## flow/constraint.sdc

```tcl
create_clock -name core_clock -period 1.45 [get_ports {clk}]
set_input_delay 0.2900 -clock core_clock [delete_from_list [all_inputs] [get_ports {clk}]]
set_output_delay 0.2900 -clock core_clock [all_outputs]
set_load 0.01 [all_outputs]
```

## flow/design.v

```verilog
module sensor_if(input sens_active,reset,clk,output passed);
reg [255-1:0] shift_reg;
reg compleated,uninterupted;
  always @(posedge clk) begin
  if(~reset && sens_active && ~uninterupted)begin
      shift_reg <= {shift_reg[255-2:0], sens_active};
      if(shift_reg[255-1])begin
        uninterupted = 1;
        shift_reg <= 0;
      end
    end  
    if(~reset && uninterupted && ~sens_active)begin
      shift_reg <= {shift_reg[255-2:0], ~sens_active};
    end if(uninterupted && shift_reg[255-1] && ~sens_active) begin
      compleated = 1;
    end
    if(reset) begin
      shift_reg <= 0;
      compleated = 0;
      uninterupted = 0;
    end
  end
  assign passed = compleated;
endmodule
```

## flow/run.sh

```bash
#!/bin/bash
# the make line also repeats each setting of config.mk as NAME=value (left out here)
make -C /OpenROAD-flow-scripts/flow DESIGN_CONFIG=/design/flow/config.mk WORK_HOME=/design/flow/orfs CLKGATE_MAP_FILE= finish
```

## flow/config.mk

```make
export PLATFORM = sky130hd
export DESIGN_NAME = sensor_if
export DESIGN_NICKNAME = sensor_if
export VERILOG_FILES = /design/flow/design.v
export SDC_FILE = /design/flow/constraint.sdc
export NUM_CORES = 4
export LEC_CHECK = 0
export CAP_MARGIN = 20
export CORE_MARGIN = 2
export CORE_UTILIZATION = 69
export CTS_CLUSTER_DIAMETER = 292
export PLACE_DENSITY_LB_ADDON = 0.01
export SLEW_MARGIN = 20
```

==> Slide: Implementation Results, run 1 <==
Implementation Results

Power
  • Seq pwr share: between 50% and 60%
  • Pleak: approximately 3.4 nW
  • Psw: 2.89 mW
  • Comb power frac: under 10%
  • Worst vdd ir: between 1000 and 1500 uV
  • Clock group: roughly 6.5 mW
  • Sw Ratio: between 20 and 25%
  • Overall Power: 14.0 mW
  • Top Consumer: sequential cells
  • Combinational power: 488 uW
  • Pwr/cell area: approximately 1300 nW/um2
  • P_int: between 10 and 15 mW
  • Clock network power share: between 40% and 50%
  • Seq power: 7.07 mW

Placed design
  • Routability cong.: between 0.6 and 0.7
  • Setup WS pre-CTS: -0.397 ns
  • Placed insts: about 1300
  • IO Port Bufs: 3
  • Detailed placement HPWL: roughly 9.5 mm
  • Placed cell areas: around 9700 um2

Worst setup path
  • Crit path max-delay cell type: dfxtp_1
  • Reg-to-Reg End: shift_reg[40]$_SDFFE_PP0P_
  • R2R Setup Slk: around 0.10 ns
  • Setup CP Type: register to output pin
  • Critical Path Fanout Max: 2
  • Path depth of the worst reg2reg path: 5
  • Crit path largest cell delay: between 0.3 and 0.4 ns
  • Buf/Inv on CP: 1
  • RR Startpoint: uninterupted$_SDFF_PP0_
  • CP Cell Sequence: dlygate4sd2_1
  • CP top delay family: flip-flops
  • Worst EP arrival: between 1 and 1.5 ns
  • Worst Setup EP: passed
  • Worst setup EP type: output pin
  • Critical path launch point: compleated$_SDFFE_PP0P_
  • Critical path launch point type: register
  • CP Data Required Time: between 1 and 1.5 ns
  • Stages on worst setup path: 1

Die
  • Die Size: roughly 14000 um2
  • Die Width: between 100 and 150 um
  • Ports: 4
  • Floorplan Utilization: slightly above 70%
  • DIE HEIGHT: around 120 um
  • Core Area: between 10000 and 15000 um2
  • Row Count: around 42

STA
  • Post-layout period usage of the worst path: 95.3%
  • Fmax: 0.724 GHz
  • Worst Tran Pin Value: 0.378 ns
  • Crit path time final: 1.38 ns
  • Setup Skew: 0.00674 ns
  • Final Hold Viols: 0
  • WHS: 0.240 ns
  • Unrepaired setup endpoints after global routing: no
  • Final setup violation count: 0
  • Slew Limit Headroom: between 70 and 80%
  • Max Slew Vio Count: 0
  • Sum of negative setup slack: 0 ns
  • Worst Slack Setup Final: about 0.068 ns

Min path
  • Hold WC Path Type: input pin to register
  • Hold Path Cell Cnt: 3
  • Worst hold start: reset
  • Hold EP: uninterupted$_SDFF_PP0_

Global routing
  • GRT Residual Overflow: 0
  • Vias in the first global route: between 6000 and 7000
  • Largest net degree at the start of global routing: slightly above 70
  • Initial antenna violation count: 0
  • Overall Global Routing Usage: about a quarter
  • First-pass GRT wire length: 29.8 mm

Synthesis
  • Yosys simple share: about a tenth
  • Share of the synthesized area in the top cell type: 55.4%
  • Yosys stat chip area: 9300 um2
  • Synth cell types: 16
  • Top_reg_cell synth: dfxtp_1
  • Top cells by count: 257 x dfxtp_1, 256 x a21oi_1, 255 x nand2_1
  • Ao+oa area frac: between 20% and 30%
  • Adder-cell share of the synthesized area: 0%
  • Yosys top cell by area: dfxtp_1
  • Most common cell in the netlist: dfxtp_1
  • Yosys Instances: between 1000 and 1500
  • Post-synthesis net count: between 1000 and 1500
  • Synthesized area: 9300 um2
  • Yosys reg bits: 257
  • Yosys Warn Count: 1
  • Synth mux share: 0%
  • Avg Cell Area, Syn: slightly above 8 um2
  • Register share after synthesis: 55.4%
  • Async S/R FF share, synth: 0%
  • Cell count after synthesis: 1143
  • Top cells by area: dfxtp_1 55%, a21oi_1 14%, nand2_1 10%, o21ai_0 8.3%, o21ai_1 5.4%
  • Xor+xnor area frac: less than 1%
  • Top logic family: AND-OR/OR-AND gates
  • EDFF count, synth: 0

Clocking
  • Num CTS Buffers: 25
  • Clk root buf: clkbuf_16
  • Post-CTS Setup Bufs: 0
  • Clk sinks: between 200 and 300
  • Insertion Delay late pin: approximately 0.50 ns
  • CTS tree: done
  • Htree depth: 1
  • Post-CTS sizing: 1
  • # hold bufs at CTS: 0
  • Worst-path clk slew: around 0.06 ns
  • CTS Buffer Depth: 3

Final layout
  • Final Instance Area: 10500 um2
  • Area Overhead vs Synth: 13.2%
  • Final Util: 79.8%
  • Fin cells: about 1300
  • Nets@finish: approximately 1100

Detailed routing
  • Post-Route WL: 16.9 mm
  • # DRC: 0
  • First-iteration detailed-routing DRC count: between 500 and 600
  • ANT cells: 0
  • Pre-antenna DRT Iters: 5
  • Antenna Nets Post-Route: 0
  • Via count: roughly 7400
  • Wire per inst: approximately 13 um
  • Via density: 5.70

Outcome
  • Status: finished clean

Job
  • Max Cap Violations: 0
  • Tool warnings: 26
[final cells by class]
class                   instances  area (um2)
multi-input cells             772        3570
well taps                     176         220
clock buffers                  34         699
clock inverters                11         133
fillers                       912        2670
flip-flops and latches        257        5150
inverters                       1        3.75
repair buffers                 54         746
[metal layers]
| layer | GRT usage, % | routed length (um) |
|---|---|---|
| met3 | 4.13 | 557 |
| met1 | 30.8 | 8110 |
| met4 | 4.85 | 198 |
| met2 | 41.7 | 8060 |
| met5 | 0 | 0 |
==> run 2: changes to the inputs <==
ABC_AREA = 1   (was default)
CAP_MARGIN = 0   (was 20)
CORE_ASPECT_RATIO = 0.94   (was default)
CORE_UTILIZATION = 61   (was 69)
CTS_CLUSTER_DIAMETER = 23   (was 292)
CTS_CLUSTER_SIZE = 26   (was default)
GPL_TIMING_DRIVEN = 1   (was default)
HOLD_SLACK_MARGIN = 0.07   (was default)
MAX_ROUTING_LAYER = met4   (was default)
PLACE_DENSITY = 0.67   (was default)
PLACE_DENSITY_LB_ADDON = default   (was 0.01)
SETUP_SLACK_MARGIN = 0.98   (was default)
SLEW_MARGIN = 0   (was 20)
clock period = 5.03 ns   (was 1.45 ns; I/O delays follow)
==> Slide: Implementation Results, run 2 <==
Implementation Results

Worst setup path
  • Setup CP Type: input pin to register (was register to output pin)
  • Worst EP arrival: 4.13 ns (was 1.09 ns)
  • Crit path largest cell delay: 0.82 ns (was 0.33 ns)
  • Reg-to-Reg End: shift_reg[199]$_SDFFE_PP0P_ (was shift_reg[40]$_SDFFE_PP0P_)
  • Stages on worst setup path: 8 (was 1)
  • Worst Setup EP: shift_reg[25]$_SDFFE_PP0P_ (was passed)
  • CP Cell Sequence: clkdlybuf4s50_1 > inv_8 > buf_12 > buf_4 > nand4_1 > nand2_1 > nor2_1 > nor2_1 (was dlygate4sd2_1)
  • Crit path max-delay cell type: buf_4 (was dfxtp_1)
  • Worst setup EP type: register (was output pin)
  • Path depth of the worst reg2reg path: 7 (was 5)
  • CP Data Required Time: 5.53 ns (was 1.16 ns)
  • Most frequent CP cell: nor2_1
  • Critical Path Fanout Max: 190 (was 2)
  • Buf/Inv on CP: 4 (was 1)
  • CP top delay family: buffers and inverters (was flip-flops)
  • Critical path launch point type: input pin (was register)
  • Critical path launch point: reset (was compleated$_SDFFE_PP0P_)
  • RR Startpoint: uninterupted$_SDFF_PP0_ (unchanged)
  • R2R Setup Slk: 2.17 ns (was 0.10 ns)

Power
  • P_int: 6.07 mW (was 11.1 mW)
  • Combinational power: 957 uW (was 488 uW)
  • Seq power: 2.30 mW (was 7.07 mW)
  • Seq pwr share: 27.9% (was 50.4%)
  • Worst vdd ir: 305 uV (was 1070 uV)
  • Top Consumer: the clock network (was sequential cells)
  • Clock group: 4.99 mW (was 6.46 mW)
  • Pwr/cell area: 452 nW/um2 (was 1330 nW/um2)
  • Sw Ratio: 26.4% (was 20.6%)
  • Psw: 2.18 mW (was 2.89 mW)
  • Pleak: 9.66 nW (was 3.37 nW)
  • Comb power frac: 11.6% (was 3.5%)
  • Clock network power share: 60.5% (was 46.1%)

Synthesis
  • Yosys top cell by area: dfxtp_1 (unchanged)
  • Yosys reg bits: 257 (unchanged)
  • Synthesized area: 15800 um2 (was 9300 um2)
  • Yosys Instances: 2811 (was 1143)
  • Top_reg_cell synth: dfxtp_1 (unchanged)
  • Yosys stat chip area: 15800 um2 (was 9300 um2)
  • Async S/R FF share, synth: 0% (unchanged)
  • EDFF count, synth: 0 (unchanged)
  • Top cells by count: 764 x nand2_1, 763 x nor2_1, 257 x dfxtp_1 (was 257 x dfxtp_1, 256 x a21oi_1, 255 x nand2_1)
  • Avg Cell Area, Syn: 5.63 um2 (was 8.13 um2)
  • Top logic family: simple AND/OR/NAND/NOR gates (was AND-OR/OR-AND gates)
  • Top cells by area: dfxtp_1 33%, nand2_1 18%, nor2_1 18%, nand4_1 10%, nand3_1 8.0% (was dfxtp_1 55%, a21oi_1 14%, nand2_1 10%, o21ai_0 8.3%, o21ai_1 5.4%)
  • Yosys simple share: 54.4% (was 10.6%)
  • Post-synthesis net count: 2814 (was 1146)
  • Cell count after synthesis: 2811 (was 1143)
  • Xor+xnor area frac: 0% (was 0.0942%)
  • Synth mux share: 0% (unchanged)
  • Synth cell types: 16 (unchanged)
  • Adder-cell share of the synthesized area: 0% (unchanged)
  • Most common cell in the netlist: nand2_1 (was dfxtp_1)
  • Ao+oa area frac: 0.142% (was 27.5%)
  • Share of the synthesized area in the top cell type: 32.5% (was 55.4%)
  • Register share after synthesis: 32.5% (was 55.4%)
  • Yosys Warn Count: 1 (unchanged)

Clocking
  • CTS Buffer Depth: 3 (unchanged)
  • Worst-path clk slew: 0.04 ns (was 0.06 ns)
  • Insertion Delay late pin: 0.57 ns (was 0.50 ns)
  • Num CTS Buffers: 89 (was 25)
  • Clk root buf: clkbuf_16 (unchanged)
  • Clk sinks: 257 (unchanged)
  • Post-CTS sizing: 0 (was 1)
  • CTS tree: done (unchanged)
  • Htree depth: 3 (was 1)
  • # hold bufs at CTS: 0 (unchanged)
  • Post-CTS Setup Bufs: 0 (unchanged)

STA
  • Sum of negative setup slack: 0 ns (unchanged)
  • Setup Skew: 0.0212 ns (was 0.00674 ns)
  • Worst Tran Pin Value: 1.17 ns (was 0.378 ns)
  • Crit path time final: ~3.6 ns
  • Post-layout period usage of the worst path: 72.2% (was 95.3%)
  • Slew Limit Headroom: 22.1% (was 74.8%)
  • Final Hold Viols: 0 (unchanged)
  • Max Slew Vio Count: 0 (unchanged)
  • Unrepaired setup endpoints after global routing: no (unchanged)
  • Final setup violation count: 0 (unchanged)
  • WHS: 0.486 ns (was 0.240 ns)
  • Fmax: about 0.28 GHz

Detailed routing
  • Antenna Nets Post-Route: 0 (unchanged)
  • Via density: 5.37 (was 5.70)
  • ANT cells: 0 (unchanged)
  • Wire per inst: 12.3 um (was 13.0 um)
  • Pre-antenna DRT Iters: 5 (unchanged)
  • # DRC: 0 (unchanged)
  • First-iteration detailed-routing DRC count: 1608 (was 582)
  • Via count: 16412 (was 7438)
  • Post-Route WL: 37.8 mm (was 16.9 mm)

Die
  • Core Area: 25700 um2 (was 13200 um2)
  • Row Count: 57 (was 42)
  • Floorplan Utilization: 61.6% (was 70.5%)
  • Ports: 4 (unchanged)
  • Die Width: 170 um (was 120 um)
  • DIE HEIGHT: 160 um (was 120 um)
  • Die Size: 27200 um2 (was 14400 um2)

Global routing
  • Overall Global Routing Usage: 27.8% (was 23.7%)
  • GRT Residual Overflow: 0 (unchanged)
  • M3 GR Usage: 4.41% (was 4.13%)
  • Largest net degree at the start of global routing: 249 (was 71)
  • Routing usage on met1: 32.5% (was 30.8%)
  • Vias in the first global route: 15289 (was 6921)
  • Grt met2 use: 48.7% (was 41.7%)
  • Initial antenna violation count: 0 (unchanged)
  • GRT busiest layer: met2 (unchanged)
  • First-pass GRT wire length: 65.3 mm (was 29.8 mm)

Placed design
  • IO Port Bufs: 3 (unchanged)
  • Detailed placement HPWL: 15.5 mm (was 9.50 mm)
  • Routability cong.: 0.708 (was 0.698)

Min path
  • Hold Path Cell Cnt: 2 (was 3)
  • Worst hold start: compleated$_SDFFE_PP0P_ (was reset)
  • Hold WC Path Type: register to register (was input pin to register)
  • Hold EP: compleated$_SDFFE_PP0P_ (was uninterupted$_SDFF_PP0_)

Final layout
  • Nets@finish: 2669 (was 1114)
  • Area Overhead vs Synth: 15.2% (was 13.2%)

Job
  • Tool warnings: 44 (was 26)
  • Max Cap Violations: 0 (unchanged)

Outcome
  • Status: finished clean (unchanged)
==> run 2: layout make-up <==
class,instances,area (um2)
timing repair buffer,18,230
multi-input combinational,2041,8650
fill,2179,7450
sequential,257,5150
clock buffer,133,2540
inverter,259,995
clock inverter,27,246
tap,324,405
==> run 2: through the flow <==
| step | power [mW] | area, um2 | std cells | worst slack (ns) | util (%) |
|---|---|---|---|---|---|
| 2_1_floorplan | 3.12 | 15800 | 2811 | 3.04 | - |
| 3_3_place_gp | 3.24 | 15400 | 2899 | 1.07 | 60.1 |
| 3_5_place_dp | 3.27 | 15400 | 2899 | 1.01 | 60.1 |
| 4_1_cts | 8.30 | 18200 | 3059 | 1.52 | 71.0 |
| 5_1_grt | 8.60 | 18200 | 3059 | 1.28 | 71.0 |
| 6_report | 8.25 | 18200 | 3059 | 1.40 | 71.0 |
==> run 2: per-layer routing <==
metal / share of wire (%) / vias up
met5: 0 / -
met4: 1.4 / 0
met3: 3.8 / 57
met2: 48 / 310
met1: 47 / 7532
li1: - / 8513
==> run 3: changes to the inputs <==
CAP_MARGIN = 20   (was 0)
CORE_ASPECT_RATIO = default   (was 0.94)
CORE_UTILIZATION = 70   (was 61)
CTS_CLUSTER_DIAMETER = default   (was 23)
CTS_CLUSTER_SIZE = 40   (was 26)
GPL_TIMING_DRIVEN = default   (was 1)
HOLD_SLACK_MARGIN = -0.1   (was 0.07)
MAX_ROUTING_LAYER = default   (was met4)
PLACE_DENSITY = 0.76   (was 0.67)
SETUP_SLACK_MARGIN = 0.78   (was 0.98)
SLEW_MARGIN = 20   (was 0)
clock period = 2.54 ns   (was 5.03 ns; I/O delays follow)
==> Slide: Implementation Results, run 3 <==
Implementation Results

Worst setup path
  • Stages on worst setup path: 7 (was 8)
  • Critical Path Fanout Max: 130 (was 190)
  • RR Startpoint: uninterupted$_SDFF_PP0_ (unchanged)
  • Worst Setup EP: shift_reg[32]$_SDFFE_PP0P_ (was shift_reg[25]$_SDFFE_PP0P_)
  • Setup CP Type: input pin to register (unchanged)
  • Critical path launch point: reset (unchanged)
  • Reg-to-Reg End: shift_reg[133]$_SDFFE_PP0P_ (was shift_reg[199]$_SDFFE_PP0P_)
  • CP Cell Sequence: clkdlybuf4s50_1 > inv_8 > nand3_4 > buf_16 > nand3_1 > nand2_1 > nor2_1 (was clkdlybuf4s50_1 > inv_8 > buf_12 > buf_4 > nand4_1 > nand2_1 > nor2_1 > nor2_1)
  • Worst EP arrival: 2.18 ns (was 4.13 ns)
  • Crit path max-delay cell type: clkdlybuf4s50_1 (was buf_4)
  • CP top delay family: buffers and inverters (unchanged)
  • Crit path largest cell delay: 0.61 ns (was 0.82 ns)
  • Buf/Inv on CP: 3 (was 4)
  • CP Data Required Time: 2.98 ns (was 5.53 ns)
  • R2R Setup Slk: 0.95 ns (was 2.17 ns)
  • Worst setup EP type: register (unchanged)
  • Path depth of the worst reg2reg path: 5 (was 7)
  • Critical path launch point type: input pin (unchanged)

Power
  • Comb power frac: 18.1% (was 11.6%)
  • Worst vdd ir: 580 uV (was 305 uV)
  • Clock network power share: 40.1% (was 60.5%)
  • Psw: 3.16 mW (was 2.18 mW)
  • Seq pwr share: 41.7% (was 27.9%)
  • Seq power: 4.54 mW (was 2.30 mW)
  • Pleak: 9.05 nW (was 9.66 nW)
  • P_int: 7.71 mW (was 6.07 mW)
  • Combinational power: 1.97 mW (was 957 uW)
  • Clock group: 4.36 mW (was 4.99 mW)
  • Pwr/cell area: 644 nW/um2 (was 452 nW/um2)
  • Top Consumer: sequential cells (was the clock network)
  • Sw Ratio: 29.1% (was 26.4%)

Synthesis
  • Top logic family: simple AND/OR/NAND/NOR gates (unchanged)
  • Synth cell types: 16 (unchanged)
  • Synthesized area: 15800 um2 (unchanged)
  • Yosys Warn Count: 1 (unchanged)
  • Ao+oa area frac: 0.142% (unchanged)
  • Most common cell in the netlist: nand2_1 (unchanged)
  • Synth mux share: 0% (unchanged)
  • Yosys Instances: 2811 (unchanged)
  • Cell count after synthesis: 2811 (unchanged)
  • Yosys stat chip area: 15800 um2 (unchanged)
  • Async S/R FF share, synth: 0% (unchanged)
  • Post-synthesis net count: 2814 (unchanged)
  • Xor+xnor area frac: 0% (unchanged)
  • Top cells by area: dfxtp_1 33%, nand2_1 18%, nor2_1 18%, nand4_1 10%, nand3_1 8.0% (unchanged)
  • EDFF count, synth: 0 (unchanged)
  • Yosys simple share: 54.4% (unchanged)
  • Top cells by count: 764 x nand2_1, 763 x nor2_1, 257 x dfxtp_1 (unchanged)
  • Adder-cell share of the synthesized area: 0% (unchanged)
  • Yosys reg bits: 257 (unchanged)
  • Avg Cell Area, Syn: 5.63 um2 (unchanged)
  • Yosys top cell by area: dfxtp_1 (unchanged)
  • Top_reg_cell synth: dfxtp_1 (unchanged)
  • Register share after synthesis: 32.5% (unchanged)
  • Share of the synthesized area in the top cell type: 32.5% (unchanged)

STA
  • Unrepaired setup endpoints after global routing: yes (was no)
  • Max Slew Vio Count: 0 (unchanged)
  • Final setup violation count: 0 (unchanged)
  • WHS: 0.386 ns (was 0.486 ns)
  • Setup Skew: 0.00831 ns (was 0.0212 ns)
  • Sum of negative setup slack: 0 ns (unchanged)
  • Worst Slack Setup Final: 0.801 ns (was 1.40 ns)
  • Post-layout period usage of the worst path: 68.5% (was 72.2%)
  • Crit path time final: 1.74 ns
  • Worst Tran Pin Value: 0.722 ns (was 1.17 ns)
  • Slew Limit Headroom: 51.9% (was 22.1%)
  • Final Hold Viols: 0 (unchanged)
  • Fmax: approximately 0.58 GHz

Detailed routing
  • Post-Route WL: 36.4 mm (was 37.8 mm)
  • First-iteration detailed-routing DRC count: 1728 (was 1608)
  • ANT cells: 0 (unchanged)
  • Pre-antenna DRT Iters: 7 (was 5)
  • Antenna Nets Post-Route: 0 (unchanged)
  • Via density: 5.53 (was 5.37)
  • # DRC: 0 (unchanged)
  • Via count: 16244 (was 16412)
  • Wire per inst: 12.4 um (was 12.3 um)

Final layout
  • Final Util: 75.2% (was 71.0%)
  • Area Overhead vs Synth: 6.65% (was 15.2%)
  • Final Instance Area: 16900 um2 (was 18200 um2)
  • Nets@finish: 2635 (was 2669)

Job
  • Tool warnings: 44 (unchanged)
  • Max Cap Violations: 0 (unchanged)

Placed design
  • IO Port Bufs: 3 (unchanged)
  • Placed cell areas: 15700 um2 (was 15400 um2)
  • Setup WS pre-CTS: 0.189 ns (was 1.01 ns)
  • Routability cong.: 0.726 (was 0.708)
  • Detailed placement HPWL: 17.6 mm (was 15.5 mm)

Die
  • DIE HEIGHT: 154 um (was 160 um)
  • Die Width: 154 um (was 170 um)
  • Floorplan Utilization: 70.5% (was 61.6%)
  • Ports: 4 (unchanged)
  • Row Count: 55 (was 57)
  • Core Area: 22400 um2 (was 25700 um2)
  • Die Size: 23800 um2 (was 27200 um2)

Clocking
  • CTS Buffer Depth: 3 (unchanged)
  • Htree depth: 1 (was 3)
  • Clk root buf: clkbuf_16 (unchanged)
  • Num CTS Buffers: 30 (was 89)
  • Clk sinks: 257 (unchanged)
  • CTS tree: done (unchanged)
  • Worst-path clk slew: 0.06 ns (was 0.04 ns)
  • Insertion Delay late pin: 0.55 ns (was 0.57 ns)

Global routing
  • First-pass GRT wire length: 63.2 mm (was 65.3 mm)
  • GRT Residual Overflow: 0 (unchanged)
  • Largest net degree at the start of global routing: 148 (was 249)
  • Overall Global Routing Usage: 29.4% (was 27.8%)
  • Grt met2 use: 56.7% (was 48.7%)
  • Routing usage on met1: 35.1% (was 32.5%)
  • GRT busiest layer: met2 (unchanged)
  • Initial antenna violation count: 0 (unchanged)
  • M3 GR Usage: 2.86% (was 4.41%)
  • Vias in the first global route: 14931 (was 15289)

Min path
  • Hold Path Cell Cnt: 3 (was 2)
  • Hold WC Path Type: input pin to register (was register to register)
  • Worst hold start: sens_active (was compleated$_SDFFE_PP0P_)
  • Hold EP: uninterupted$_SDFF_PP0_ (was compleated$_SDFFE_PP0P_)

Outcome
  • Status: finished clean (unchanged)
==> run 3: stage by stage <==
stage          total power, mW  std cells
3_3_place_gp              6.46       2883
3_5_place_dp              6.54       2883
5_1_grt                   11.4       2940
2_1_floorplan             6.17       2811
4_1_cts                   10.9       2938
6_report                  10.9       2940
==> run 3: repair_timing <==
action / in CTS / in global routing
hold endpoints to repair: 0 / 0
cloned: 0 / 2
endpoints found under the setup margin: 7 / 224
buffers inserted: 0 / 0
hold buffers: 0 / 0
resized: 3 / 11
==> run 3: final cells by class <==
| cell class | instances | area [um2] |
|---|---|---|
| inverter | 259 | 995 |
| sequential | 257 | 5150 |
| timing repair buffer | 43 | 713 |
| tap | 285 | 357 |
| clock inverter | 8 | 93.8 |
| multi-input combinational | 2041 | 8650 |
| clock buffer | 47 | 916 |
| fill | 1861 | 5560 |
==> run 3: per-layer routing <==
layer	share of wire, %	routed length [um]
met2	49	17900
met1	46	16600
met5	0	0
met3	3.8	1390
met4	1.4	522
==> run 4: changes to the inputs <==
CAP_MARGIN = 0   (was 20)
CORE_ASPECT_RATIO = 0.53   (was default)
CTS_CLUSTER_DIAMETER = 394   (was default)
CTS_CLUSTER_SIZE = 26   (was 40)
GPL_TIMING_DRIVEN = 1   (was default)
MAX_ROUTING_LAYER = met4   (was default)
PLACE_DENSITY = 0.67   (was 0.76)
SETUP_SLACK_MARGIN = 0.45   (was 0.78)
SLEW_MARGIN = 0   (was 20)
clock period = 1.59 ns   (was 2.54 ns; I/O delays follow)
==> Slide: Implementation Results, run 4 <==
Implementation Results

Clocking
  • Worst-path clk slew: 0.11 ns (was 0.06 ns)
  • CTS Buffer Depth: 3 (unchanged)
  • CTS tree: done (unchanged)
  • Clk root buf: clkbuf_16 (unchanged)
  • # hold bufs at CTS: 0 (unchanged)
  • Htree depth: 1 (unchanged)
  • Clk sinks: 257 (unchanged)
  • Num CTS Buffers: 13 (was 30)
  • Insertion Delay late pin: 0.50 ns (was 0.55 ns)

Synthesis
  • Yosys simple share: 54.4% (unchanged)
  • Top logic family: simple AND/OR/NAND/NOR gates (unchanged)
  • Share of the synthesized area in the top cell type: 32.5% (unchanged)
  • Top cells by area: dfxtp_1 33%, nand2_1 18%, nor2_1 18%, nand4_1 10%, nand3_1 8.0% (unchanged)
  • EDFF count, synth: 0 (unchanged)
  • Ao+oa area frac: 0.142% (unchanged)
  • Top cells by count: 764 x nand2_1, 763 x nor2_1, 257 x dfxtp_1 (unchanged)
  • Yosys reg bits: 257 (unchanged)
  • Most common cell in the netlist: nand2_1 (unchanged)
  • Xor+xnor area frac: 0% (unchanged)
  • Yosys Warn Count: 1 (unchanged)
  • Adder-cell share of the synthesized area: 0% (unchanged)
  • Register share after synthesis: 32.5% (unchanged)
  • Synthesized area: 15800 um2 (unchanged)
  • Post-synthesis net count: 2814 (unchanged)
  • Yosys Instances: 2811 (unchanged)
  • Yosys top cell by area: dfxtp_1 (unchanged)
  • Avg Cell Area, Syn: 5.63 um2 (unchanged)
  • Yosys stat chip area: 15800 um2 (unchanged)
  • Synth cell types: 16 (unchanged)
  • Top_reg_cell synth: dfxtp_1 (unchanged)
  • Cell count after synthesis: 2811 (unchanged)
  • Async S/R FF share, synth: 0% (unchanged)
  • Synth mux share: 0% (unchanged)

STA
  • Fmax: around 0.7 GHz
  • Sum of negative setup slack: 0 ns (unchanged)
  • Max Slew Vio Count: 0 (unchanged)
  • Worst Tran Pin Value: 0.393 ns (was 0.722 ns)
  • Slew Limit Headroom: 73.8% (was 51.9%)
  • Worst Slack Setup Final: 0.197 ns (was 0.801 ns)
  • WHS: 0.361 ns (was 0.386 ns)
  • Post-layout period usage of the worst path: 87.6% (was 68.5%)
  • Unrepaired setup endpoints after global routing: yes (unchanged)
  • Final Hold Viols: 0 (unchanged)
  • Setup Skew: 0.0143 ns (was 0.00831 ns)
  • Final setup violation count: 0 (unchanged)
  • Crit path time final: approximately 1.4 ns

Power
  • Pleak: 9.37 nW (was 9.05 nW)
  • Overall Power: 14.6 mW (was 10.9 mW)
  • P_int: 9.86 mW (was 7.71 mW)
  • Comb power frac: 25.2% (was 18.1%)
  • Sw Ratio: 32.3% (was 29.1%)
  • Psw: 4.71 mW (was 3.16 mW)
  • Combinational power: 3.67 mW (was 1.97 mW)
  • Clock group: 3.64 mW (was 4.36 mW)
  • Worst vdd ir: 593 uV (was 580 uV)
  • Pwr/cell area: 834 nW/um2 (was 644 nW/um2)
  • Clock network power share: 25.0% (was 40.1%)
  • Top Consumer: sequential cells (unchanged)
  • Seq power: 7.25 mW (was 4.54 mW)
  • Seq pwr share: 49.8% (was 41.7%)

Worst setup path
  • Crit path max-delay cell type: dfxtp_4 (was clkdlybuf4s50_1)
  • Worst EP arrival: 1.79 ns (was 2.18 ns)
  • Worst Setup EP: shift_reg[109]$_SDFFE_PP0P_ (was shift_reg[32]$_SDFFE_PP0P_)
  • Stages on worst setup path: 7 (unchanged)
  • Buf/Inv on CP: 2 (was 3)
  • Setup CP Type: register to register (was input pin to register)
  • RR Startpoint: uninterupted$_SDFF_PP0_ (unchanged)
  • Path depth of the worst reg2reg path: 7 (was 5)
  • CP Data Required Time: 1.98 ns (was 2.98 ns)
  • Critical path launch point: uninterupted$_SDFF_PP0_ (was reset)
  • Critical path launch point type: register (was input pin)
  • Reg-to-Reg End: shift_reg[109]$_SDFFE_PP0P_ (was shift_reg[133]$_SDFFE_PP0P_)
  • Critical Path Fanout Max: 22 (was 130)
  • Crit path largest cell delay: 0.43 ns (was 0.61 ns)
  • CP top delay family: simple AND/OR/NAND/NOR gates (was buffers and inverters)
  • R2R Setup Slk: 0.20 ns (was 0.95 ns)
  • Worst setup EP type: register (unchanged)
  • CP Cell Sequence: nand3_4 > buf_12 > buf_4 > nand2_1 > nand2_1 > nor2_1 > nor2_1 (was clkdlybuf4s50_1 > inv_8 > nand3_4 > buf_16 > nand3_1 > nand2_1 > nor2_1)

Detailed routing
  • Wire per inst: 14.2 um (was 12.4 um)
  • First-iteration detailed-routing DRC count: 2008 (was 1728)
  • Pre-antenna DRT Iters: 6 (was 7)
  • ANT cells: 0 (unchanged)
  • M1 WL: 18.5 mm (was 16.6 mm)
  • Met2 wire len: 20.0 mm (was 17.9 mm)
  • Via count: 17182 (was 16244)
  • # DRC: 0 (unchanged)
  • Max Used Layer: met4 (unchanged)
  • Met3 routed WL: 3.30 mm (was 1.39 mm)
  • Antenna Nets Post-Route: 0 (unchanged)
  • Via density: 5.74 (was 5.53)
  • Post-Route WL: 42.3 mm (was 36.4 mm)

Min path
  • Worst hold start: reset (was sens_active)
  • Hold EP: uninterupted$_SDFF_PP0_ (unchanged)
  • Hold WC Path Type: input pin to register (unchanged)
  • Hold Path Cell Cnt: 3 (unchanged)

Placed design
  • Setup WS pre-CTS: -0.395 ns (was 0.189 ns)
  • IO Port Bufs: 3 (unchanged)
  • Placed cell areas: 16700 um2 (was 15700 um2)
  • Placed insts: 2959 (was 2883)
  • Detailed placement HPWL: 23.3 mm (was 17.6 mm)
  • Routability cong.: 0.773 (was 0.726)

Global routing
  • First-pass GRT wire length: 68.9 mm (was 63.2 mm)
  • Initial antenna violation count: 0 (unchanged)
  • GRT Residual Overflow: 0 (unchanged)
  • Largest net degree at the start of global routing: 110 (was 148)
  • Overall Global Routing Usage: 34.1% (was 29.4%)
  • Vias in the first global route: 15582 (was 14931)

Die
  • Die Width: 211 um (was 154 um)
  • Die Size: 23900 um2 (was 23800 um2)
  • Ports: 4 (unchanged)
  • Floorplan Utilization: 72.4% (was 70.5%)
  • DIE HEIGHT: 113 um (was 154 um)
  • Row Count: 39 (was 55)
  • Core Area: 21900 um2 (was 22400 um2)

Final layout
  • Fillers: 1626 (was 1861)
  • Final Util: 79.9% (was 75.2%)
  • Fin cells: 2991 (was 2940)
  • Nets@finish: 2706 (was 2635)
  • Final Instance Area: 17500 um2 (was 16900 um2)
  • Area Overhead vs Synth: 10.4% (was 6.65%)

Outcome
  • Status: finished clean (unchanged)

Job
  • Tool warnings: 32 (was 44)
  • Max Cap Violations: 0 (unchanged)
==> run 4: cell type report <==
type,count,area (um2),share of cell area (%)
repair buffers,131,1950,11.1
inverters,259,997,5.71
flip-flops and latches,257,5150,29.5
multi-input cells,2041,8680,49.7
clock buffers,15,333,1.90
clock inverters,1,5.00,0.0286
well taps,287,359,2.06
==> run 4: routing by layer <==
metal  GRT usage (%)  up-vias
li1                -     8528
met1            42.8     7802
met2            60.5      793
met3            3.36       59
met4            6.48        0
met5               -        -
==> run 4: repair_timing <==
item                                    in CTS  in global routing
endpoints found under the setup margin     257                257
endpoints found under the hold margin        0                  0
setup buffers                                1                  4
cloned                                       1                 10
gates resized                               14                 23
==> run 5: changes to the inputs <==
CAP_MARGIN = 30   (was 0)
CELL_PAD_IN_SITES_GLOBAL_PLACEMENT = 3   (was default)
CORE_ASPECT_RATIO = default   (was 0.53)
CORE_UTILIZATION = 40   (was 70)
CTS_CLUSTER_DIAMETER = 89   (was 394)
CTS_CLUSTER_SIZE = 37   (was 26)
GPL_TIMING_DRIVEN = default   (was 1)
HOLD_SLACK_MARGIN = default   (was -0.1)
MAX_ROUTING_LAYER = default   (was met4)
PLACE_DENSITY = default   (was 0.67)
SETUP_SLACK_MARGIN = default   (was 0.45)
SLEW_MARGIN = 35   (was 0)
clock period = 1.91 ns   (was 1.59 ns; I/O delays follow)
==> Slide: Implementation Results, run 5 <==
Key Metrics from the Run

Synthesis
  • Post-synthesis net count: 2814 (unchanged)
  • Avg Cell Area, Syn: 5.63 um2 (unchanged)
  • Async S/R FF share, synth: 0% (unchanged)
  • Share of the synthesized area in the top cell type: 32.5% (unchanged)
  • Top logic family: simple AND/OR/NAND/NOR gates (unchanged)
  • Xor+xnor area frac: 0% (unchanged)
  • Top_reg_cell synth: dfxtp_1 (unchanged)
  • Yosys stat chip area: 15800 um2 (unchanged)
  • EDFF count, synth: 0 (unchanged)
  • Yosys Instances: 2811 (unchanged)
  • Synthesized area: 15800 um2 (unchanged)
  • Top cells by count: 764 x nand2_1, 763 x nor2_1, 257 x dfxtp_1 (unchanged)
  • Adder-cell share of the synthesized area: 0% (unchanged)
  • Yosys Warn Count: 1 (unchanged)
  • Ao+oa area frac: 0.142% (unchanged)
  • Yosys simple share: 54.4% (unchanged)
  • Top cells by area: dfxtp_1 33%, nand2_1 18%, nor2_1 18%, nand4_1 10%, nand3_1 8.0% (unchanged)
  • Yosys reg bits: 257 (unchanged)
  • Synth mux share: 0% (unchanged)
  • Yosys top cell by area: dfxtp_1 (unchanged)
  • Synth cell types: 16 (unchanged)
  • Register share after synthesis: 32.5% (unchanged)
  • Most common cell in the netlist: nand2_1 (unchanged)
  • Cell count after synthesis: 2811 (unchanged)

Outcome
  • Status: stopped before the end (was finished clean)
  • Stage reached: global placement without I/O
  • Err: [ERROR GPL-0301] Utilization 107.924 % exceeds 100%.

Die
  • Core Area: 38800 um2 (was 21900 um2)
  • Die Size: 41200 um2 (was 23900 um2)
  • Floorplan Utilization: 40.8% (was 72.4%)
  • DIE HEIGHT: 203 um (was 113 um)
  • Die Width: 203 um (was 211 um)
  • Row Count: 72 (was 39)
==> run 6: changes to the inputs <==
CAP_MARGIN = 0   (was 30)
CELL_PAD_IN_SITES_GLOBAL_PLACEMENT = default   (was 3)
CORE_ASPECT_RATIO = 1.41   (was default)
CORE_MARGIN = 10   (was 2)
CORE_UTILIZATION = 61   (was 40)
CTS_CLUSTER_DIAMETER = 23   (was 89)
CTS_CLUSTER_SIZE = 26   (was 37)
GPL_TIMING_DRIVEN = 1   (was default)
HOLD_SLACK_MARGIN = 0.07   (was default)
MAX_ROUTING_LAYER = met4   (was default)
PLACE_DENSITY = 0.67   (was default)
SETUP_SLACK_MARGIN = 0.98   (was default)
SLEW_MARGIN = 0   (was 35)
clock period = 3.37 ns   (was 1.91 ns; I/O delays follow)
==> Slide: Implementation Results, run 6 <==
Implementation Results

Synthesis
  • Yosys Warn Count: 1 (unchanged)
  • Yosys top cell by area: dfxtp_1 (unchanged)
  • Yosys stat chip area: 15800 um2 (unchanged)
  • Synth cell types: 16 (unchanged)
  • Most common cell in the netlist: nand2_1 (unchanged)
  • Synthesized area: 15800 um2 (unchanged)
  • Post-synthesis net count: 2814 (unchanged)
  • Top logic family: simple AND/OR/NAND/NOR gates (unchanged)
  • Top_reg_cell synth: dfxtp_1 (unchanged)
  • Ao+oa area frac: 0.142% (unchanged)
  • Adder-cell share of the synthesized area: 0% (unchanged)
  • EDFF count, synth: 0 (unchanged)
  • Register share after synthesis: 32.5% (unchanged)
  • Async S/R FF share, synth: 0% (unchanged)
  • Xor+xnor area frac: 0% (unchanged)
  • Share of the synthesized area in the top cell type: 32.5% (unchanged)
  • Yosys reg bits: 257 (unchanged)
  • Yosys Instances: 2811 (unchanged)
  • Cell count after synthesis: 2811 (unchanged)
  • Top cells by count: 764 x nand2_1, 763 x nor2_1, 257 x dfxtp_1 (unchanged)
  • Top cells by area: dfxtp_1 33%, nand2_1 18%, nor2_1 18%, nand4_1 10%, nand3_1 8.0% (unchanged)
  • Synth mux share: 0% (unchanged)
  • Yosys simple share: 54.4% (unchanged)
  • Avg Cell Area, Syn: 5.63 um2 (unchanged)

Final layout
  • Area Overhead vs Synth: 16.4%
  • Fillers: about 2200
  • Gate Area: 8650 um2
  • Nets@finish: around 2700
  • Final Instance Area: about 18000 um2
  • Final Util: approximately 73%
  • Seq. cell area: 5150 um2

Worst setup path
  • Buf/Inv on CP: 1
  • Stages on worst setup path: 1
  • Reg-to-Reg End: shift_reg[85]$_SDFFE_PP0P_
  • CP Data Required Time: between 2 and 3 ns
  • Crit path largest cell delay: 0.59 ns
  • R2R Setup Slk: between 1 and 1.5 ns
  • CP Cell Sequence: clkdlybuf4s50_1
  • Setup CP Type: register to output pin
  • Worst EP arrival: between 1.5 and 2 ns
  • Worst Setup EP: passed
  • Critical path launch point type: register
  • Path depth of the worst reg2reg path: 7
  • CP top delay family: buffers and inverters
  • Critical path launch point: compleated$_SDFFE_PP0P_
  • Crit path max-delay cell type: clkdlybuf4s50_1
  • RR Startpoint: uninterupted$_SDFF_PP0_
  • Critical Path Fanout Max: 2
  • Worst setup EP type: output pin

Global routing
  • Overall Global Routing Usage: between 20% and 30%
  • Largest net degree at the start of global routing: 151
  • Initial antenna violation count: 0
  • First-pass GRT wire length: about 66 mm
  • GRT Residual Overflow: 0
  • Vias in the first global route: ~15000

Clocking
  • Htree depth: 3
  • Clk sinks: between 200 and 300
  • Worst-path clk slew: roughly 0.04 ns
  • Post-CTS Setup Bufs: 0
  • CTS tree: done
  • CTS Buffer Depth: 3
  • Insertion Delay late pin: 0.57 ns
  • Num CTS Buffers: 75
  • # hold bufs at CTS: 0
  • Clk root buf: clkbuf_16

Power
  • Seq pwr share: around 28%
  • Clock group: between 7 and 8 mW
  • Pwr/cell area: between 600 and 700 nW/um2
  • Worst vdd ir: between 500 and 600 uV
  • Pleak: ~9.8 nW
  • Combinational power: around 1.5 mW
  • P_int: between 9 and 10 mW
  • Psw: approximately 3.2 mW
  • Seq power: 3.43 mW
  • Top Consumer: the clock network
  • Comb power frac: approximately an eighth
  • Clock network power share: between 60% and 70%
  • Sw Ratio: 25.6%

Placed design
  • Setup WS pre-CTS: ~0.45 ns
  • Detailed placement HPWL: about 17 mm
  • Routability cong.: approximately 0.75
  • Placed cell areas: between 15000 and 20000 um2
  • IO Port Bufs: 3

STA
  • Final Hold Viols: 0
  • Setup Skew: about 0.016 ns
  • Slew Limit Headroom: a little over a third
  • Max Slew Vio Count: 0
  • Final setup violation count: 0
  • Sum of negative setup slack: 0 ns
  • Crit path time final: approximately 2.2 ns
  • Unrepaired setup endpoints after global routing: yes
  • WHS: around 0.51 ns
  • Worst Tran Pin Value: slightly below 1 ns
  • Worst Slack Setup Final: approximately 1.2 ns
  • Fmax: 0.454 GHz
  • Post-layout period usage of the worst path: roughly two thirds

Die
  • Row Count: 69 (was 72)
  • Ports: 4
  • DIE HEIGHT: 211 um (was 203 um)
  • Die Width: 156 um (was 203 um)
  • Floorplan Utilization: 62.4% (was 40.8%)
  • Die Size: 32900 um2 (was 41200 um2)
  • Core Area: 25400 um2 (was 38800 um2)

Job
  • Max Cap Violations: 0
  • Tool warnings: ~50

Detailed routing
  • Via count: 16554
  • ANT cells: 0
  • Antenna Nets Post-Route: 0
  • Post-Route WL: 38.5 mm
  • Wire per inst: 12.6 um
  • Via density: roughly 5.4
  • Pre-antenna DRT Iters: 5
  • First-iteration detailed-routing DRC count: about 1400
  • # DRC: 0

Min path
  • Hold Path Cell Cnt: 2
  • Worst hold start: shift_reg[0]$_SDFFE_PP0P_
  • Hold WC Path Type: register to register
  • Hold EP: shift_reg[0]$_SDFFE_PP0P_

Outcome
  • Status: finished clean (was stopped before the end)
## run 6: area by class of cell
class | count | area share (%)
Clock buffer | 100 | 11.7
Clock inverter | 39 | 2.89
Inverter | 259 | 5.50
Multi-Input combinational cell | 2041 | 47.0
Sequential cell | 257 | 28.0
Tap cell | 319 | 2.17
Timing Repair Buffer | 33 | 2.73
Timing Repair inverter | 1 | 0.0476
## run 6: through the flow
stage	instances	power, mW
5_1_grt	3049	12.9
6_report	3049	12.3
4_1_cts	3047	12.4
3_5_place_dp	2908	4.92
2_1_floorplan	2811	4.65
3_3_place_gp	2908	4.87
## run 6: what timing repair did
| item | 4_1_cts | 5_1_grt |
|---|---|---|
| endpoints found under the setup margin | 0 | 129 |
| gates resized | 0 | 7 |
| hold endpoints to repair | 0 | 0 |
## run 6: layer usage
metal	up-vias	GRT usage [%]	routed length, um
met4	0	6.82	533
met5	-	-	0
met2	337	41.1	19200
li1	8517	-	-
met1	7650	25.3	17100
met3	50	3.91	1660
==> run 7: changes to the inputs <==
CAP_MARGIN = 20   (was 0)
CORE_ASPECT_RATIO = default   (was 1.41)
CORE_MARGIN = 2   (was 10)
CORE_UTILIZATION = 71   (was 61)
CTS_CLUSTER_DIAMETER = default   (was 23)
CTS_CLUSTER_SIZE = default   (was 26)
GPL_TIMING_DRIVEN = default   (was 1)
HOLD_SLACK_MARGIN = default   (was 0.07)
MAX_ROUTING_LAYER = default   (was met4)
PLACE_DENSITY = default   (was 0.67)
SETUP_SLACK_MARGIN = default   (was 0.98)
SLEW_MARGIN = 20   (was 0)
clock period = 1.43 ns   (was 3.37 ns; I/O delays follow)
==> Slide: Implementation Results, run 7 <==
Implementation Results

STA
  • Final Hold Viols: 0 (unchanged)
  • Final setup violation count: 1 (was 0)
  • Post-layout period usage of the worst path: 100% (was 65.4%)
  • Slew Limit Headroom: 75.9% (was 34.8%)
  • Worst Slack Setup Final: -0.000178 ns (was 1.17 ns)
  • Fmax: between 0.6 and 0.7 GHz
  • Setup Skew: 0.0104 ns (was 0.0160 ns)
  • Unrepaired setup endpoints after global routing: yes (unchanged)
  • Max Slew Vio Count: 0 (unchanged)
  • Crit path time final: approximately 1.4 ns
  • Worst Tran Pin Value: 0.361 ns (was 0.978 ns)

Worst setup path
  • Critical path launch point: uninterupted$_SDFF_PP0_ (was compleated$_SDFFE_PP0P_)
  • RR Startpoint: uninterupted$_SDFF_PP0_ (unchanged)
  • Reg-to-Reg End: shift_reg[133]$_SDFFE_PP0P_ (was shift_reg[85]$_SDFFE_PP0P_)
  • Crit path max-delay cell type: dfxtp_4 (was clkdlybuf4s50_1)
  • Crit path largest cell delay: 0.39 ns (was 0.59 ns)
  • Buf/Inv on CP: 3 (was 1)
  • Worst Setup EP: shift_reg[133]$_SDFFE_PP0P_ (was passed)
  • Critical Path Fanout Max: 36 (was 2)
  • R2R Setup Slk: -0.0002 ns (was 1.33 ns)
  • CP top delay family: buffers and inverters (unchanged)
  • Worst EP arrival: 1.87 ns (was 1.53 ns)
  • Stages on worst setup path: 8 (was 1)
  • Worst setup EP type: register (was output pin)
  • Path depth of the worst reg2reg path: 8 (was 7)
  • CP Data Required Time: 1.87 ns (was 2.70 ns)
  • Most frequent CP cell: nand2_1
  • CP Cell Sequence: nand3_4 > buf_4 > buf_12 > buf_16 > nand2_1 > nand2_1 > nor2_2 > nor2_1 (was clkdlybuf4s50_1)
  • Critical path launch point type: register (unchanged)
  • Setup CP Type: register to register (was register to output pin)

Clocking
  • Insertion Delay late pin: 0.55 ns (was 0.57 ns)
  • Clk sinks: 257 (unchanged)
  • Htree depth: 1 (was 3)
  • CTS Buffer Depth: 3 (unchanged)
  • # hold bufs at CTS: 0 (unchanged)
  • Num CTS Buffers: 28 (was 75)
  • Worst-path clk slew: 0.06 ns (was 0.04 ns)
  • CTS tree: done (unchanged)
  • Clk root buf: clkbuf_16 (unchanged)

Job
  • Max Cap Violations: 0 (unchanged)
  • Tool warnings: 29 (was 50)

Synthesis
  • Synth cell types: 16 (unchanged)
  • Register share after synthesis: 32.5% (unchanged)
  • Synthesized area: 15800 um2 (unchanged)
  • Yosys reg bits: 257 (unchanged)
  • Synth mux share: 0% (unchanged)
  • Ao+oa area frac: 0.142% (unchanged)
  • Adder-cell share of the synthesized area: 0% (unchanged)
  • Top cells by count: 764 x nand2_1, 763 x nor2_1, 257 x dfxtp_1 (unchanged)
  • Yosys Warn Count: 1 (unchanged)
  • Yosys stat chip area: 15800 um2 (unchanged)
  • Yosys Instances: 2811 (unchanged)
  • Top_reg_cell synth: dfxtp_1 (unchanged)
  • Top logic family: simple AND/OR/NAND/NOR gates (unchanged)
  • Top cells by area: dfxtp_1 33%, nand2_1 18%, nor2_1 18%, nand4_1 10%, nand3_1 8.0% (unchanged)
  • Most common cell in the netlist: nand2_1 (unchanged)
  • Post-synthesis net count: 2814 (unchanged)
  • Yosys simple share: 54.4% (unchanged)
  • Cell count after synthesis: 2811 (unchanged)
  • Async S/R FF share, synth: 0% (unchanged)
  • Xor+xnor area frac: 0% (unchanged)
  • Yosys top cell by area: dfxtp_1 (unchanged)
  • EDFF count, synth: 0 (unchanged)
  • Avg Cell Area, Syn: 5.63 um2 (unchanged)
  • Share of the synthesized area in the top cell type: 32.5% (unchanged)

Global routing
  • M3 GR Usage: 3.01% (was 3.91%)
  • Vias in the first global route: 15588 (was 15347)
  • First-pass GRT wire length: 67.3 mm (was 66.1 mm)
  • GRT Residual Overflow: 0 (unchanged)
  • Grt met2 use: 59.6% (was 41.1%)
  • Routing usage on met1: 39.3% (was 25.3%)
  • Overall Global Routing Usage: 31.9% (was 22.9%)
  • Largest net degree at the start of global routing: 65 (was 151)
  • Initial antenna violation count: 0 (unchanged)
  • GRT busiest layer: met2 (unchanged)

Final layout
  • Fin cells: 3009 (was 3049)
  • Nets@finish: 2711 (was 2671)
  • Area Overhead vs Synth: 14.2% (was 16.4%)

Die
  • Row Count: 54 (was 69)
  • Ports: 4 (unchanged)
  • Core Area: 21800 um2 (was 25400 um2)
  • Die Width: 153 um (was 156 um)
  • Die Size: 23500 um2 (was 32900 um2)
  • DIE HEIGHT: 153 um (was 211 um)
  • Floorplan Utilization: 72.5% (was 62.4%)

Power
  • Comb power frac: 20.8% (was 11.9%)
  • Sw Ratio: 30.0% (was 25.6%)
  • Seq pwr share: 41.5% (was 27.9%)
  • Seq power: 8.06 mW (was 3.43 mW)
  • Worst vdd ir: 853 uV (was 528 uV)
  • Top Consumer: sequential cells (was the clock network)
  • Psw: 5.82 mW (was 3.16 mW)
  • Clock network power share: 37.7% (was 60.2%)
  • Combinational power: 4.03 mW (was 1.47 mW)
  • Pleak: 9.60 nW (was 9.78 nW)
  • Pwr/cell area: 1070 nW/um2 (was 669 nW/um2)
  • Clock group: 7.31 mW (was 7.41 mW)
  • Overall Power: 19.4 mW (was 12.3 mW)
  • P_int: 13.6 mW (was 9.16 mW)

Min path
  • Worst hold start: sens_active (was shift_reg[0]$_SDFFE_PP0P_)
  • Hold WC Path Type: input pin to register (was register to register)
  • Hold Path Cell Cnt: 4 (was 2)
  • Hold EP: uninterupted$_SDFF_PP0_ (was shift_reg[0]$_SDFFE_PP0P_)

Placed design
  • IO Port Bufs: 3 (unchanged)
  • Routability cong.: 0.759 (was 0.746)
  • Placed insts: 2937 (was 2908)
  • Detailed placement HPWL: 21.5 mm (was 17.1 mm)

Outcome
  • Failed Checks: setup timing
  • Status: finished with violations (was finished clean)

Detailed routing
  • ANT cells: 0 (unchanged)
  • Antenna Nets Post-Route: 0 (unchanged)
  • Via count: 17314 (was 16554)
  • Pre-antenna DRT Iters: 6 (was 5)
  • First-iteration detailed-routing DRC count: 1752 (was 1368)
  • # DRC: 0 (unchanged)
  • Wire per inst: 13.9 um (was 12.6 um)
  • Post-Route WL: 42.0 mm (was 38.5 mm)
  • Via density: 5.75 (was 5.43)
[run 7: what timing repair did]
item / 4_1_cts / 5_1_grt
pin swaps: 0 / 3
endpoints found under the setup margin: 192 / 141
resized: 6 / 54
cloned: 1 / 13
setup buffers: 0 / 7
[run 7: layout make-up]
type | instances | area [um2]
Clock buffer | 47 | 915
Clock inverter | 4 | 20.0
Fill cell | 1491 | 3750
Inverter | 259 | 1000
Multi-Input combinational cell | 2041 | 8750
Sequential cell | 257 | 5150
Tap cell | 280 | 350
Timing Repair Buffer | 119 | 1870
Timing Repair inverter | 2 | 15.0
[run 7: metal layers]
metal | up-vias | routed length [um]
li1 | 8575 | -
met1 | 7967 | 17500
met2 | 692 | 20700
met3 | 80 | 2800
met4 | 0 | 883
met5 | - | 0
[run 7: through the flow]
stage                     utilization [%]  setup slack [ns]  hold WS, ns  instance area (um2)    TNS, ns
after floorplan                         -            0.0505        0.355                15800          0
after global placement               75.9            -0.450        0.461                16600    -105.66
after detailed placement             75.9            -0.523        0.485                16600    -116.50
after CTS                            80.3            0.0141        0.464                17500          0
after global routing                 82.8           -0.0570        0.472                18100      -1.62
final                                82.8         -0.000178        0.460                18100  -0.000178
==> run 8: changes to the inputs <==
ABC_AREA = 0   (was 1)
CAP_MARGIN = 0   (was 20)
CELL_PAD_IN_SITES_DETAIL_PLACEMENT = 1   (was default)
CORE_ASPECT_RATIO = 1.41   (was default)
CORE_MARGIN = 5   (was 2)
CORE_UTILIZATION = 17   (was 71)
CTS_CLUSTER_DIAMETER = 23   (was default)
CTS_CLUSTER_SIZE = 26   (was default)
GPL_ROUTABILITY_DRIVEN = 1   (was default)
GPL_TIMING_DRIVEN = 0   (was default)
HOLD_SLACK_MARGIN = 0.09   (was default)
MAX_ROUTING_LAYER = met5   (was default)
MIN_ROUTING_LAYER = met2   (was default)
PLACE_DENSITY = 0.67   (was default)
SLEW_MARGIN = 0   (was 20)
TNS_END_PERCENT = 80   (was default)
clock period = 1.48 ns   (was 1.43 ns; I/O delays follow)
==> Slide: Implementation Results, run 8 <==
Implementation Results

Outcome
  • Status: finished with violations (unchanged)
  • Failed Checks: setup timing (unchanged)

Die
  • Ports: 4 (unchanged)
  • DIE HEIGHT: 288 um (was 153 um)
  • Floorplan Utilization: 17.2% (was 72.5%)
  • Row Count: 101 (was 54)
  • Core Area: 54000 um2 (was 21800 um2)
  • Die Size: 59500 um2 (was 23500 um2)
  • Die Width: 207 um (was 153 um)

STA
  • Worst Tran Pin Value: 0.707 ns (was 0.361 ns)
  • Setup Skew: 0.0167 ns (was 0.0104 ns)
  • Slew Limit Headroom: 52.8% (was 75.9%)
  • Max Slew Vio Count: 0 (unchanged)
  • Crit path time final: 1.53 ns (was 1.43 ns)
  • Final setup violation count: 3 (was 1)
  • Unrepaired setup endpoints after global routing: yes (unchanged)
  • Worst Slack Setup Final: -0.0456 ns (was -0.000178 ns)
  • Fmax: 0.655 GHz (was 0.699 GHz)
  • Post-layout period usage of the worst path: 103% (was 100%)
  • Final Hold Viols: 0 (unchanged)

Clocking
  • CTS tree: done (unchanged)
  • Clk sinks: 257 (unchanged)
  • Num CTS Buffers: 44 (was 28)
  • # hold bufs at CTS: 0 (unchanged)
  • CTS Buffer Depth: 3 (unchanged)
  • Htree depth: 2 (was 1)
  • Insertion Delay late pin: 0.54 ns (was 0.55 ns)
  • Clk root buf: clkbuf_16 (unchanged)
  • Post-CTS Setup Bufs: 0 (unchanged)
  • Worst-path clk slew: 0.06 ns (about the same)

Job
  • Max Cap Violations: 0 (unchanged)
  • Tool warnings: 27 (was 29)

Worst setup path
  • Most frequent CP cell: buf_6 (was nand2_1)
  • Crit path max-delay cell type: dfxtp_2 (was dfxtp_4)
  • RR Startpoint: uninterupted$_SDFF_PP0_ (unchanged)
  • Critical path launch point type: register (unchanged)
  • Worst Setup EP: shift_reg[171]$_SDFFE_PP0P_ (was shift_reg[133]$_SDFFE_PP0P_)
  • CP Cell Sequence: nor3b_2 > buf_6 > buf_12 > buf_6 > o21ai_1 > a21oi_1 (was nand3_4 > buf_4 > buf_12 > buf_16 > nand2_1 > nand2_1 > nor2_2 > nor2_1)
  • R2R Setup Slk: -0.05 ns (was -0.0002 ns)
  • Critical path launch point: uninterupted$_SDFF_PP0_ (unchanged)
  • Worst setup EP type: register (unchanged)
  • Worst EP arrival: 1.97 ns (was 1.87 ns)
  • CP top delay family: buffers and inverters (unchanged)
  • Setup CP Type: register to register (unchanged)
  • CP Data Required Time: 1.93 ns (was 1.87 ns)
  • Buf/Inv on CP: 3 (unchanged)
  • Critical Path Fanout Max: 10 (was 36)
  • Path depth of the worst reg2reg path: 6 (was 8)
  • Crit path largest cell delay: 0.35 ns (was 0.39 ns)
  • Stages on worst setup path: 6 (was 8)
  • Reg-to-Reg End: shift_reg[171]$_SDFFE_PP0P_ (was shift_reg[133]$_SDFFE_PP0P_)

Synthesis
  • Async S/R FF share, synth: 0% (unchanged)
  • Yosys top cell by area: dfxtp_1 (unchanged)
  • Avg Cell Area, Syn: 8.13 um2 (was 5.63 um2)
  • Cell count after synthesis: 1143 (was 2811)
  • Synth mux share: 0% (unchanged)
  • Xor+xnor area frac: 0.0942% (was 0%)
  • Share of the synthesized area in the top cell type: 55.4% (was 32.5%)
  • Yosys stat chip area: 9300 um2 (was 15800 um2)
  • Top logic family: AND-OR/OR-AND gates (was simple AND/OR/NAND/NOR gates)
  • Yosys Instances: 1143 (was 2811)
  • Synth cell types: 16 (unchanged)
  • Yosys simple share: 10.6% (was 54.4%)
  • Most common cell in the netlist: dfxtp_1 (was nand2_1)
  • Adder-cell share of the synthesized area: 0% (unchanged)
  • Yosys Warn Count: 1 (unchanged)
  • Top cells by area: dfxtp_1 55%, a21oi_1 14%, nand2_1 10%, o21ai_0 8.3%, o21ai_1 5.4% (was dfxtp_1 33%, nand2_1 18%, nor2_1 18%, nand4_1 10%, nand3_1 8.0%)
  • Post-synthesis net count: 1146 (was 2814)
  • Yosys reg bits: 257 (unchanged)
  • EDFF count, synth: 0 (unchanged)
  • Top cells by count: 257 x dfxtp_1, 256 x a21oi_1, 255 x nand2_1 (was 764 x nand2_1, 763 x nor2_1, 257 x dfxtp_1)
  • Ao+oa area frac: 27.5% (was 0.142%)
  • Synthesized area: 9300 um2 (was 15800 um2)
  • Register share after synthesis: 55.4% (was 32.5%)
  • Top_reg_cell synth: dfxtp_1 (unchanged)

Global routing
  • M3 GR Usage: 12.7% (was 3.01%)
  • Routing usage on met1: 0% (was 39.3%)
  • First-pass GRT wire length: 41.1 mm (was 67.3 mm)
  • GRT Residual Overflow: 0 (unchanged)
  • GRT busiest layer: met2 (unchanged)
  • Largest net degree at the start of global routing: 14 (was 65)
  • Vias in the first global route: 12274 (was 15588)
  • Overall Global Routing Usage: 12.1% (was 31.9%)
  • Initial antenna violation count: 0 (unchanged)
  • Grt met2 use: 17.1% (was 59.6%)

Placed design
  • Detailed placement HPWL: 14.1 mm (was 21.5 mm)
  • IO Port Bufs: 2 (was 3)
  • Routability cong.: 0.679 (was 0.759)
  • Placed insts: 1866 (was 2937)
  • Setup WS pre-CTS: -0.548 ns (was -0.523 ns)
  • Placed cell areas: 10200 um2 (was 16600 um2)

Power
  • Overall Power: 18.1 mW (was 19.4 mW)
  • Psw: 4.26 mW (was 5.82 mW)
  • Top Consumer: the clock network (was sequential cells)
  • Comb power frac: 2.8% (was 20.8%)
  • P_int: 13.8 mW (was 13.6 mW)
  • Clock group: 10.7 mW (was 7.31 mW)
  • Pleak: 3.78 nW (was 9.60 nW)
  • Seq pwr share: 38.3% (was 41.5%)
  • Combinational power: 501 uW (was 4.03 mW)
  • Sw Ratio: 23.5% (was 30.0%)
  • Clock network power share: 58.9% (was 37.7%)
  • Seq power: 6.93 mW (was 8.06 mW)
  • Worst vdd ir: 1050 uV (was 853 uV)
  • Pwr/cell area: 1510 nW/um2 (was 1070 nW/um2)

Final layout
  • Nets@finish: 1194 (was 2711)
  • Fin cells: 1947 (was 3009)
  • Gate Area: 3620 um2 (was 8750 um2)
  • Area Overhead vs Synth: 28.9% (was 14.2%)
  • Seq. cell area: 5150 um2 (about the same)
  • Final Util: 22.2% (was 82.8%)
  • Fillers: 6431 (was 1491)
  • Final Instance Area: 12000 um2 (was 18100 um2)

Detailed routing
  • # DRC: 0 (unchanged)
  • Post-Route WL: 24.9 mm (was 42.0 mm)
  • ANT cells: 0 (unchanged)
  • First-iteration detailed-routing DRC count: 1819 (was 1752)
  • Via count: 11401 (was 17314)
  • Antenna Nets Post-Route: 0 (unchanged)
  • Wire per inst: 12.8 um (was 13.9 um)
  • Pre-antenna DRT Iters: 6 (unchanged)
  • Via density: 5.86 (was 5.75)

Min path
  • Hold WC Path Type: input pin to register (unchanged)
  • Hold Path Cell Cnt: 3 (was 4)
  • Hold EP: uninterupted$_SDFF_PP0_ (unchanged)
  • Worst hold start: sens_active (unchanged)
==> run 8: metal layers <==
metal  part of all wire [%]  up-vias
li1                       -     3973
met1                      0     3973
met2                     60     3139
met3                     32      316
met4                    7.8        0
met5                      0        -
==> run 8: final cells by class <==
| type | instances | share of cell area [%] |
|---|---|---|
| buffer | 113 | 6.07 |
| clock buffer | 50 | 9.63 |
| clock inverter | 31 | 3.36 |
| inverter | 1 | 0.0313 |
| multi-input combinational | 772 | 30.2 |
| sequential | 257 | 43.0 |
| tap | 721 | 7.53 |
| timing repair buffer | 2 | 0.188 |
==> run 8: stage by stage <==
step                hold WS (ns)  TNS, ns
finish                     0.246  -0.0853
global route               0.268    -2.04
CTS                        0.304        0
detailed placement         0.446  -119.01
global placement           0.438  -104.82
floorplan                  0.427        0
==> run 8: what timing repair did <==
item / 4_1_cts / 5_1_grt
resized: 30 / 122
pin swaps: 0 / 1
endpoints found under the setup margin: 215 / 209
==> run 9: changes to the inputs <==
ABC_AREA = 1   (was 0)
CELL_PAD_IN_SITES_DETAIL_PLACEMENT = default   (was 1)
CORE_MARGIN = 2   (was 5)
CORE_UTILIZATION = 70   (was 17)
CTS_CLUSTER_DIAMETER = 394   (was 23)
GPL_ROUTABILITY_DRIVEN = default   (was 1)
GPL_TIMING_DRIVEN = 1   (was 0)
HOLD_SLACK_MARGIN = 0.07   (was 0.09)
MAX_ROUTING_LAYER = met4   (was met5)
MIN_ROUTING_LAYER = default   (was met2)
SETUP_SLACK_MARGIN = -0.08   (was default)
TNS_END_PERCENT = default   (was 80)
clock period = 1.59 ns   (was 1.48 ns; I/O delays follow)
==> Slide: Implementation Results, run 9 <==
Implementation Results

Power
  • Top Consumer: sequential cells (was the clock network)
  • Worst vdd ir: 824 uV (was 1050 uV)
  • Sw Ratio: 31.8% (was 23.5%)
  • Pleak: 9.16 nW (was 3.78 nW)
  • Overall Power: 14.3 mW (was 18.1 mW)
  • Comb power frac: 23.8% (was 2.8%)
  • Clock network power share: 25.7% (was 58.9%)
  • Psw: 4.55 mW (was 4.26 mW)
  • Combinational power: 3.40 mW (was 501 uW)
  • Clock group: 3.68 mW (was 10.7 mW)
  • Seq power: 7.23 mW (was 6.93 mW)
  • Seq pwr share: 50.5% (was 38.3%)

Final layout
  • Gate Area: 8650 um2 (was 3620 um2)
  • Area Overhead vs Synth: 7.93% (was 28.9%)
  • Nets@finish: 2693 (was 1194)
  • Seq. cell area: 5150 um2 (about the same)
  • Fillers: 1893 (was 6431)
  • Final Util: 76.7% (was 22.2%)

Synthesis
  • Synthesized area: 15800 um2 (was 9300 um2)
  • Cell count after synthesis: 2811 (was 1143)
  • Yosys top cell by area: dfxtp_1 (unchanged)
  • Top cells by count: 764 x nand2_1, 763 x nor2_1, 257 x dfxtp_1 (was 257 x dfxtp_1, 256 x a21oi_1, 255 x nand2_1)
  • EDFF count, synth: 0 (unchanged)
  • Post-synthesis net count: 2814 (was 1146)
  • Register share after synthesis: 32.5% (was 55.4%)
  • Top_reg_cell synth: dfxtp_1 (unchanged)
  • Yosys reg bits: 257 (unchanged)
  • Synth cell types: 16 (unchanged)
  • Yosys Warn Count: 1 (unchanged)
  • Adder-cell share of the synthesized area: 0% (unchanged)
  • Yosys stat chip area: 15800 um2 (was 9300 um2)
  • Avg Cell Area, Syn: 5.63 um2 (was 8.13 um2)
  • Ao+oa area frac: 0.142% (was 27.5%)
  • Synth mux share: 0% (unchanged)
  • Yosys simple share: 54.4% (was 10.6%)
  • Most common cell in the netlist: nand2_1 (was dfxtp_1)
  • Yosys Instances: 2811 (was 1143)
  • Async S/R FF share, synth: 0% (unchanged)
  • Top cells by area: dfxtp_1 33%, nand2_1 18%, nor2_1 18%, nand4_1 10%, nand3_1 8.0% (was dfxtp_1 55%, a21oi_1 14%, nand2_1 10%, o21ai_0 8.3%, o21ai_1 5.4%)
  • Xor+xnor area frac: 0% (was 0.0942%)

Die
  • Die Size: 23800 um2 (was 59500 um2)
  • Core Area: 22300 um2 (was 54000 um2)
  • Floorplan Utilization: 71.0% (was 17.2%)
  • Row Count: 65 (was 101)
  • Die Width: 131 um (was 207 um)

STA
  • Setup Skew: 0.0135 ns (was 0.0167 ns)
  • Post-layout period usage of the worst path: 91.4% (was 103%)
  • Max Slew Vio Count: 0 (unchanged)
  • Worst Slack Setup Final: 0.137 ns (was -0.0456 ns)
  • Worst Tran Pin Value: 0.450 ns (was 0.707 ns)
  • WHS: 0.491 ns (was 0.246 ns)
  • Final Hold Viols: 0 (unchanged)
  • Crit path time final: 1.45 ns (was 1.53 ns)
  • Final setup violation count: 0 (was 3)
  • Fmax: 0.688 GHz (was 0.655 GHz)

Min path
  • Hold Path Cell Cnt: 2 (was 3)
  • Hold EP: compleated$_SDFFE_PP0P_ (was uninterupted$_SDFF_PP0_)
  • Hold WC Path Type: register to register (was input pin to register)
  • Worst hold start: compleated$_SDFFE_PP0P_ (was sens_active)

Worst setup path
  • Worst EP arrival: 1.89 ns (was 1.97 ns)
  • Critical path launch point: uninterupted$_SDFF_PP0_ (unchanged)
  • Most frequent CP cell: nor2_1 (was buf_6)
  • Worst setup EP type: register (unchanged)
  • CP Data Required Time: 2.03 ns (was 1.93 ns)
  • Buf/Inv on CP: 3 (unchanged)
  • Critical path launch point type: register (unchanged)
  • CP Cell Sequence: inv_1 > nand3_4 > nand2_1 > inv_8 > buf_12 > nor2_1 > nor2_1 (was nor3b_2 > buf_6 > buf_12 > buf_6 > o21ai_1 > a21oi_1)
  • RR Startpoint: uninterupted$_SDFF_PP0_ (unchanged)
  • Path depth of the worst reg2reg path: 7 (was 6)
  • Crit path max-delay cell type: dfxtp_4 (was dfxtp_2)
  • Worst Setup EP: shift_reg[59]$_SDFFE_PP0P_ (was shift_reg[171]$_SDFFE_PP0P_)
  • CP top delay family: buffers and inverters (unchanged)
  • Crit path largest cell delay: 0.44 ns (was 0.35 ns)
  • Setup CP Type: register to register (unchanged)
  • Stages on worst setup path: 7 (was 6)

Placed design
  • Routability cong.: 0.777 (was 0.679)
  • IO Port Bufs: 3 (was 2)
  • Setup WS pre-CTS: -0.306 ns (was -0.548 ns)
  • Detailed placement HPWL: 21.7 mm (was 14.1 mm)

Detailed routing
  • Via count: 16481 (was 11401)
  • Wire per inst: 12.4 um (was 12.8 um)
  • Pre-antenna DRT Iters: 5 (was 6)
  • Antenna Nets Post-Route: 0 (unchanged)
  • ANT cells: 0 (unchanged)
  • Post-Route WL: 37.1 mm (was 24.9 mm)
  • Via density: 5.51 (was 5.86)
  • First-iteration detailed-routing DRC count: 1477 (was 1819)
  • # DRC: 0 (unchanged)

Clocking
  • Clk root buf: clkbuf_16 (unchanged)
  • Insertion Delay late pin: 0.50 ns (was 0.54 ns)
  • Num CTS Buffers: 13 (was 44)
  • CTS Buffer Depth: 3 (unchanged)
  • Post-CTS Setup Bufs: 0 (unchanged)
  • Clk sinks: 257 (unchanged)
  • Htree depth: 1 (was 2)
  • CTS tree: done (unchanged)

Global routing
  • Initial antenna violation count: 0 (unchanged)
  • Overall Global Routing Usage: 31.2% (was 12.1%)
  • First-pass GRT wire length: 64.0 mm (was 41.1 mm)

Outcome
  • Status: finished clean (was finished with violations)

Job
  • Max Cap Violations: 0 (unchanged)
  • Tool warnings: 28 (was 27)
## run 9: layout make-up
type / count / share of cell area, %
clock buffer: 15 / 1.95
clock inverter: 1 / 0.0293
inverter: 259 / 5.82
multi-input combinational: 2041 / 50.7
sequential: 257 / 30.2
tap: 301 / 2.20
timing repair buffer: 118 / 9.18
## run 9: layer usage
metal	part of all wire, %	GRT usage [%]	vias to the layer above
met5	0	-	-
met3	3.8	2.08	29
met4	1.0	6.47	0
li1	-	-	8491
met2	50	56.1	347
met1	45	38.2	7614
## run 9: through the flow
stage	area [um2]	TNS [ns]	cells
2_1_floorplan	15800	0	2811
3_3_place_gp	16700	-58.64	2976
3_5_place_dp	16700	-66.95	2976
4_1_cts	17100	0	2992
5_1_grt	17100	-0.00818	2992
6_report	17100	0	2992
## run 9: timing repair
| action | CTS | global route |
|---|---|---|
| setup endpoints to repair | 1 | 0 |
| gates resized | 1 | 0 |
| hold endpoints to repair | 0 | 0 |
Power figures rest on the tool's default switching activity, not on a simulated workload.
